==> inputs of run a <==
==> flow/design.v (excerpt) <==
module Calculator2_0(clk, rst, col, btn, btnres, fil, Sseg, anodos);
clock: 86.5 ns
lec_check: 0
cap_margin: 5
core_aspect_ratio: 0.5
core_margin: 2
core_utilization: 72
max_routing_layer: met4
setup_slack_margin: -1.23
slew_margin: 20
run.sh (not shown) runs the stock make flow with config.mk's settings and CLKGATE_MAP_FILE=.
==> inputs of run b, as changes to run a <==
- CAP_MARGIN: 5 -> 10
- CORE_ASPECT_RATIO: 0.5 -> 0.53
- CORE_UTILIZATION: 72 -> 60
- GPL_ROUTABILITY_DRIVEN: not set -> 1
- HOLD_SLACK_MARGIN: not set -> -0.07
- MAX_ROUTING_LAYER: met4 -> not set
- MIN_ROUTING_LAYER: not set -> met1
- SETUP_SLACK_MARGIN: -1.23 -> not set
==> flow/constraint.sdc (replaced) <==
create_clock -name core_clock -period 83.3 [get_ports {clk}]
set_input_delay 16.6600 -clock core_clock [delete_from_list [all_inputs] [get_ports {clk}]]
set_output_delay 16.6600 -clock core_clock [all_outputs]
set_load 0.01 [all_outputs]
==> inputs of run c, as changes to run a <==
- ABC_AREA: not set -> 1
- CAP_MARGIN: 5 -> 10
- CORE_ASPECT_RATIO: 0.5 -> 0.51
- CORE_MARGIN: 2 -> 4
- CORE_UTILIZATION: 72 -> 40
- CTS_CLUSTER_DIAMETER: not set -> 205
- GPL_ROUTABILITY_DRIVEN: not set -> 0
- MIN_ROUTING_LAYER: not set -> met2
- PLACE_DENSITY_LB_ADDON: not set -> 0.04
- SETUP_SLACK_MARGIN: -1.23 -> not set
==> flow/constraint.sdc (replaced) <==
create_clock -name core_clock -period 65.7 [get_ports {clk}]
set_input_delay 13.1400 -clock core_clock [delete_from_list [all_inputs] [get_ports {clk}]]
set_output_delay 13.1400 -clock core_clock [all_outputs]
set_load 0.01 [all_outputs]
==> inputs of run d, as changes to run a <==
- ABC_AREA: not set -> 1
- CAP_MARGIN: 5 -> 10
- CORE_ASPECT_RATIO: 0.5 -> 0.62
- CTS_CLUSTER_SIZE: not set -> 72
- GPL_ROUTABILITY_DRIVEN: not set -> 1
- HOLD_SLACK_MARGIN: not set -> 0.3
- MAX_ROUTING_LAYER: met4 -> not set
- MIN_ROUTING_LAYER: not set -> met1
- PLACE_DENSITY_LB_ADDON: not set -> 0.27
- SETUP_SLACK_MARGIN: -1.23 -> -2.0
- TNS_END_PERCENT: not set -> 80
==> flow/constraint.sdc (replaced) <==
create_clock -name core_clock -period 50.2 [get_ports {clk}]
set_input_delay 10.0400 -clock core_clock [delete_from_list [all_inputs] [get_ports {clk}]]
set_output_delay 10.0400 -clock core_clock [all_outputs]
set_load 0.01 [all_outputs]
==> summary of the runs <==
Die size, lowest first: run a, run d, run b, run c.
Synthesized cell count: run c is larger than run b (about 27%).
Run d ended with an error in clock tree synthesis. Run c did not get past global routing. Run b never finished: it broke off in global routing on GRT-0232. Run a aborted during global routing.
In area after synthesis, run c and run d do not differ.

==> 12-14 <==
Starting RTL as in the previous note.
clock: 115.0 ns
lec_check: 0
cap_margin: 10
core_aspect_ratio: 0.62
core_margin: 2
core_utilization: 41
gpl_routability_driven: 1
hold_slack_margin: -0.07
min_routing_layer: met1
place_density_lb_addon: 0.01
slew_margin: 20
==> inputs of 05-23, as changes to 12-14 <==
- CAP_MARGIN: 10 -> 40
- CORE_ASPECT_RATIO: 0.62 -> 0.53
- CORE_UTILIZATION: 41 -> 67
- GPL_ROUTABILITY_DRIVEN: 1 -> not set
- HOLD_SLACK_MARGIN: -0.07 -> not set
- MAX_ROUTING_LAYER: not set -> met4
- MIN_ROUTING_LAYER: met1 -> not set
- PLACE_DENSITY_LB_ADDON: 0.01 -> not set
==> flow/constraint.sdc (replaced) <==
create_clock -name core_clock -period 89.1 [get_ports {clk}]
set_input_delay 17.8200 -clock core_clock [delete_from_list [all_inputs] [get_ports {clk}]]
set_output_delay 17.8200 -clock core_clock [all_outputs]
set_load 0.01 [all_outputs]
==> qor summary <==
| quantity | 05-23 | 12-14 |
|---|---|---|
| Width of the die | 405 um | 478 um |
| Pre-CTS setup slack | -4.22 ns | -1.34 ns |
| # placed instances | 9,899 | 9,470 |
| Count of buffers added by post-CTS timing repair for setup | 377 | 4 |
| Number of CTS-inserted buffers | 24 | 27 |
| Number of placement rows | 77 | 107 |
| Placed wire-length estimate | 167,000 um | 152,000 um |
| Number of unique standard cell types used by synthesis | 193 | 193 |
| Result of the run | aborted with a tool error | finished clean |
| Failing step | global routing | - |
| Resized Gates After CTS | 285 | 6 |
| Initial core utilization | 68.1% | 41.4% |
| Post-place instance area | 69,000 sq um | 59,300 sq um |
| Area of the core | 83,800 sq um | 138,000 sq um |
| Die Outline Area | 87,600 sq um | 142,000 sq um |
| Die Y-Extent | 216 um | 298 um |
| Max clock buf depth | 3 | 3 |
| PortBufs | 26 | 26 |
| Clk Tree Root Cell | sky130_fd_sc_hd__clkbuf_16 | sky130_fd_sc_hd__clkbuf_16 |
| Final GP Congestion | 1.15 | 0.947 |
| Number of flops mapped to enable cells by yosys | 0 | 0 |
| Depth of the CTS H-tree | 1 | 1 |

==> 05-25 <==
Calculator2_0 again, from the RTL that the note above started with.
==> flow/config.mk <==
export PLATFORM = sky130hd
export DESIGN_NAME = Calculator2_0
export DESIGN_NICKNAME = Calculator2_0
export VERILOG_FILES = /design/flow/design.v
export SDC_FILE = /design/flow/constraint.sdc
export NUM_CORES = 4
export LEC_CHECK = 0
export ABC_AREA = 1
export CAP_MARGIN = 20
export CORE_ASPECT_RATIO = 0.51
export CORE_MARGIN = 4
export CORE_UTILIZATION = 46
export CTS_CLUSTER_DIAMETER = 357
export GPL_ROUTABILITY_DRIVEN = 0
export GPL_TIMING_DRIVEN = 1
export MAX_ROUTING_LAYER = met5
export MIN_ROUTING_LAYER = met1
export PLACE_DENSITY_LB_ADDON = 0.04
export SLEW_MARGIN = 20
==> flow/constraint.sdc <==
create_clock -name core_clock -period 103.0 [get_ports {clk}]
set_input_delay 20.6000 -clock core_clock [delete_from_list [all_inputs] [get_ports {clk}]]
set_output_delay 20.6000 -clock core_clock [all_outputs]
set_load 0.01 [all_outputs]
==> 09-05 (differences from 05-25) <==
==> flow/config.mk (replaced) <==
export PLATFORM = sky130hd
export DESIGN_NAME = Calculator2_0
export DESIGN_NICKNAME = Calculator2_0
export VERILOG_FILES = /design/flow/design.v
export SDC_FILE = /design/flow/constraint.sdc
export NUM_CORES = 4
export LEC_CHECK = 0
export CAP_MARGIN = 10
export CORE_ASPECT_RATIO = 0.62
export CORE_MARGIN = 2
export CORE_UTILIZATION = 66
export GPL_ROUTABILITY_DRIVEN = 1
export HOLD_SLACK_MARGIN = -0.07
export MAX_ROUTING_LAYER = met4
export MIN_ROUTING_LAYER = met1
export SLEW_MARGIN = 20
==> flow/constraint.sdc (replaced) <==
create_clock -name core_clock -period 93.7 [get_ports {clk}]
set_input_delay 18.7400 -clock core_clock [delete_from_list [all_inputs] [get_ports {clk}]]
set_output_delay 18.7400 -clock core_clock [all_outputs]
set_load 0.01 [all_outputs]
==> 05-26 (differences from 05-25) <==
==> flow/config.mk (replaced) <==
export PLATFORM = sky130hd
export DESIGN_NAME = Calculator2_0
export DESIGN_NICKNAME = Calculator2_0
export VERILOG_FILES = /design/flow/design.v
export SDC_FILE = /design/flow/constraint.sdc
export NUM_CORES = 4
export LEC_CHECK = 0
export CAP_MARGIN = 20
export CORE_MARGIN = 2
export CORE_UTILIZATION = 16
export SLEW_MARGIN = 20
==> flow/constraint.sdc (replaced) <==
create_clock -name core_clock -period 105.0 [get_ports {clk}]
set_input_delay 21.0000 -clock core_clock [delete_from_list [all_inputs] [get_ports {clk}]]
set_output_delay 21.0000 -clock core_clock [all_outputs]
set_load 0.01 [all_outputs]
==> metrics.cfg <==
[run_status]
outcome = stopped before the end
stop_stage = global routing (5_1_grt)
firstError = [ERROR GRT-0232] Routing congestion too high. Check the congestion heatmap in the GUI.

[synth]
top_logic_kind = AND-OR/OR-AND gates
top_area_frac = 0.1492
yosys.area_share.simple = 0.2649
postSynthSeqShare = 0.1011
synth_cell_types = 193

[global_routing]
grtUsageMet2 = 0.7891
grt-busiest-layer = met2
grt_overflow = 140

[die]
coreArea_um2 = 85240
die_area_um2 = 88860

[cts]
cts-resized-gates = 103

The numbers above come from 09-05.

==> metrics.cfg <==
[run_status]
outcome = complete, no violations

[setup_path]
critPathBufInv = 110
crit_fanout = 26

[synth]
area_leaders = ha_1, nand2_1, dfxtp_1, inv_1, nor2_1
yosys.area_share.simple = 0.4155
top_logic_kind = simple AND/OR/NAND/NOR gates
top_area_frac = 0.1365
synth_cell_types = 104
postSynthSeqShare = 0.09247

[die]
die_area_um2 = 141800

[global_routing]
grtUsageMet2 = 0.3157

[cts]
cts-resized-gates = 0

The numbers above come from 05-25.

==> metrics.cfg <==
[run_status]
outcome = complete, no violations

[global_routing]
grtUsageMet2 = 0.1593
grt_overflow = 0
grt-busiest-layer = met2

[sta]
setup_viol = 0

[min_path]
hp-start = convsegtobin.digit13_q[1]

[synth]
yosys.area_share.simple = 0.2649
top_area_frac = 0.1492
postSynthSeqShare = 0.1011
synth_cell_types = 193
top_logic_kind = AND-OR/OR-AND gates

[drt]
dr_wl_met3_mm = 7.501
routed_wl_mm = 175.3

[cts]
cts-resized-gates = 1

[die]
die_area_um2 = 361300
coreArea_um2 = 355400
taps = 4751

[layout]
comb_area_frac = 0.7501
fillers = 40149

The numbers above come from 05-26.

